== try-xenon ==
==> flow/design.v (excerpt) <==
module main_sync(clk, rst, ld_we, ld_addr, ld_data, start, a_addr, b_addr, c_addr,
		count, ready, done, result, rd_addr, rd_data);
parameter N = 32;
input clk;
input rst;
input ld_we;
input [3:0] ld_addr;
input [N-1:0] ld_data;
input start;
input [3:0] a_addr;
input [3:0] b_addr;
input [3:0] c_addr;
input [3:0] count;
output ready;
output reg done;
output [N-1:0] result;
input [3:0] rd_addr;
output [N-1:0] rd_data;
localparam IDLE = 2'd0, FIRST = 2'd1, MUL = 2'd2, WB = 2'd3;
reg [1:0] state;
reg [3:0] cnt;
reg [3:0] dst;
reg [N-1:0] reg_C;
wire [N-1:0] reg_A;
wire [N-1:0] reg_B;
wire [N-1:0] product;
wire go = (state == IDLE) && start;
reg_sync register(.in_address_1(a_addr), .in_address_2(b_addr), .in_address_3(rd_addr),
		.out_data_1(reg_A), .out_data_2(reg_B), .out_data_3(rd_data),
		.write_address_1(ld_addr), .write_address_2(dst),
		.write_data_1(ld_data), .write_data_2(reg_C),
		.write_enable_1(ld_we && (state == IDLE) && !start), .write_enable_2(state == WB),
		.read_enable_1(go), .read_enable_2(go), .read_enable_3(1'b1),
		.rst(rst), .clk(clk));
multiplier mult(.Rm(reg_A), .Rs((state == FIRST) ? reg_B : reg_C), .result(product));
assign ready = (state == IDLE);
assign result = reg_C;
always @(posedge clk) begin
	if (rst) begin
		state <= IDLE;
		cnt <= 0;
		dst <= 0;
		reg_C <= 0;
		done <= 0;
	end else begin
		done <= 0;
		case (state)
		IDLE: if (start) begin
			cnt <= count;
			dst <= c_addr;
			state <= FIRST;
		end
		FIRST: begin
			if (cnt == 0) begin
				reg_C <= reg_B;
				state <= WB;
			end else begin
				reg_C <= product;
				cnt <= cnt - 1;
				state <= (cnt == 1) ? WB : MUL;
			end
		end
		MUL: begin
			reg_C <= product;
			cnt <= cnt - 1;
			if (cnt == 1) state <= WB;
		end
		WB: begin
			state <= IDLE;
			done <= 1;
		end
		endcase
	end
end
  ...
For scale: about 4100 cells after synthesis, ~650 flip-flops, ~130 I/O pins, ~51000 um2 of cells after synthesis.
clock: 4.83 ns
lec_check: 0
cap_margin: 20
cell_pad_in_sites_detail_placement: 0
core_margin: 2
core_utilization: 70
cts_cluster_diameter: 294
cts_cluster_size: 14
place_density_lb_addon: 0.09
setup_slack_margin: 1.4
slew_margin: 35
tns_end_percent: 5
run.sh (not shown) runs the stock make flow with config.mk's settings and CLKGATE_MAP_FILE=.
[flow] try-xenon | stages: complete | final checks: fail | reason: negative setup slack
Changes in try-violet relative to try-xenon:
==> flow/config.mk <==
export PLATFORM = sky130hd
export DESIGN_NAME = main_sync
export DESIGN_NICKNAME = main_sync
export VERILOG_FILES = /design/flow/design.v
export SDC_FILE = /design/flow/constraint.sdc
export NUM_CORES = 4
export LEC_CHECK = 0
export CAP_MARGIN = 20
export CORE_MARGIN = 2
export CORE_UTILIZATION = 40
export GPL_ROUTABILITY_DRIVEN = 0
export HOLD_SLACK_MARGIN = 0.15
export SLEW_MARGIN = 20
==> flow/constraint.sdc <==
create_clock -name core_clock -period 5.97 [get_ports {clk}]
set_input_delay 1.1940 -clock core_clock [delete_from_list [all_inputs] [get_ports {clk}]]
set_output_delay 1.1940 -clock core_clock [all_outputs]
set_load 0.01 [all_outputs]
Notes after the runs:
| try-violet | all stages done | FAIL | negative setup slack |. Relative to try-xenon, the wire length of the first global-routing pass measured on try-violet has decreased slightly. According to the power report, total power for try-violet is lower than for try-xenon. After detailed routing, try-xenon needs more wire than try-violet. [compare] base=try-xenon new=try-violet: portion of the clock cycle consumed by the worst path in the final layout went down 31 points; vertical extent of the die climbed about 30%; flip-flop and latch share of the layout cell area went down by 0.78 points.
[inputs] try-raven vs try-violet
--- a/flow/config.mk
+++ b/flow/config.mk
@@ -8,6 +8,5 @@
 export CAP_MARGIN = 20
 export CORE_MARGIN = 2
-export CORE_UTILIZATION = 40
-export GPL_ROUTABILITY_DRIVEN = 0
-export HOLD_SLACK_MARGIN = 0.15
+export CORE_UTILIZATION = 61
+export SETUP_SLACK_MARGIN = 0.23
 export SLEW_MARGIN = 20
==> flow/constraint.sdc <==
create_clock -name core_clock -period 5.98 [get_ports {clk}]
set_input_delay 1.1960 -clock core_clock [delete_from_list [all_inputs] [get_ports {clk}]]
set_output_delay 1.1960 -clock core_clock [all_outputs]
set_load 0.01 [all_outputs]
Results
In try-raven relative to try-violet, summed area of non-filler cells in the final layout had gone down slightly.
Compared to try-violet, try-raven has final worst slack 0.13 ns lower.
Fmax: try-raven lower than try-violet
The net load switching power reported for try-raven is smaller than that of try-violet by about 1.3%.
Combinational gate area essentially unchanged between try-raven and try-violet.
Between try-raven and try-violet, met3 demand-to-capacity share in global routing is lower for try-violet, try-raven comes in above that.
Compare try-raven and try-violet | first-pass GRT wire length higher: try-raven
From the logs: try-raven reached the end of the flow and failed the layout checks with negative setup slack.
Power: try-raven vs try-violet down 0.000084 W
diff inputs: try-raven => try-ember
--- a/flow/config.mk
+++ b/flow/config.mk
@@ -8,5 +8,5 @@
 export CAP_MARGIN = 20
 export CORE_MARGIN = 2
-export CORE_UTILIZATION = 61
-export SETUP_SLACK_MARGIN = 0.23
+export CORE_UTILIZATION = 70
+export CTS_CLUSTER_SIZE = 40
 export SLEW_MARGIN = 20
==> flow/constraint.sdc <==
create_clock -name core_clock -period 7.22 [get_ports {clk}]
set_input_delay 1.4440 -clock core_clock [delete_from_list [all_inputs] [get_ports {clk}]]
set_output_delay 1.4440 -clock core_clock [all_outputs]
set_load 0.01 [all_outputs]
### Flow results
- try-ember: complete, dirty (negative setup slack)
- Relative to try-raven, data-path buffer share of cell area in the final layout decreased by 1.2 points in try-ember.
- In the reports for try-ember and try-raven, the smaller total length of routed met2 wires belongs to try-ember.
- From try-raven to try-ember the numbers moved as follows: worst reg2reg path depth fell 1; clock period minus final worst setup slack fell 0.046 ns.
- try-ember vs. try-raven: total chip power -0.0024 W; cell count after placement fell 202.
- Sort try-ember and try-raven by worst setup slack asc -> top: try-raven
- Via count up 1784 in try-ember wrt try-raven
- The filler cell count in try-ember is 0.70 times that in try-raven.
Power is estimated from default activity; no workload was simulated.
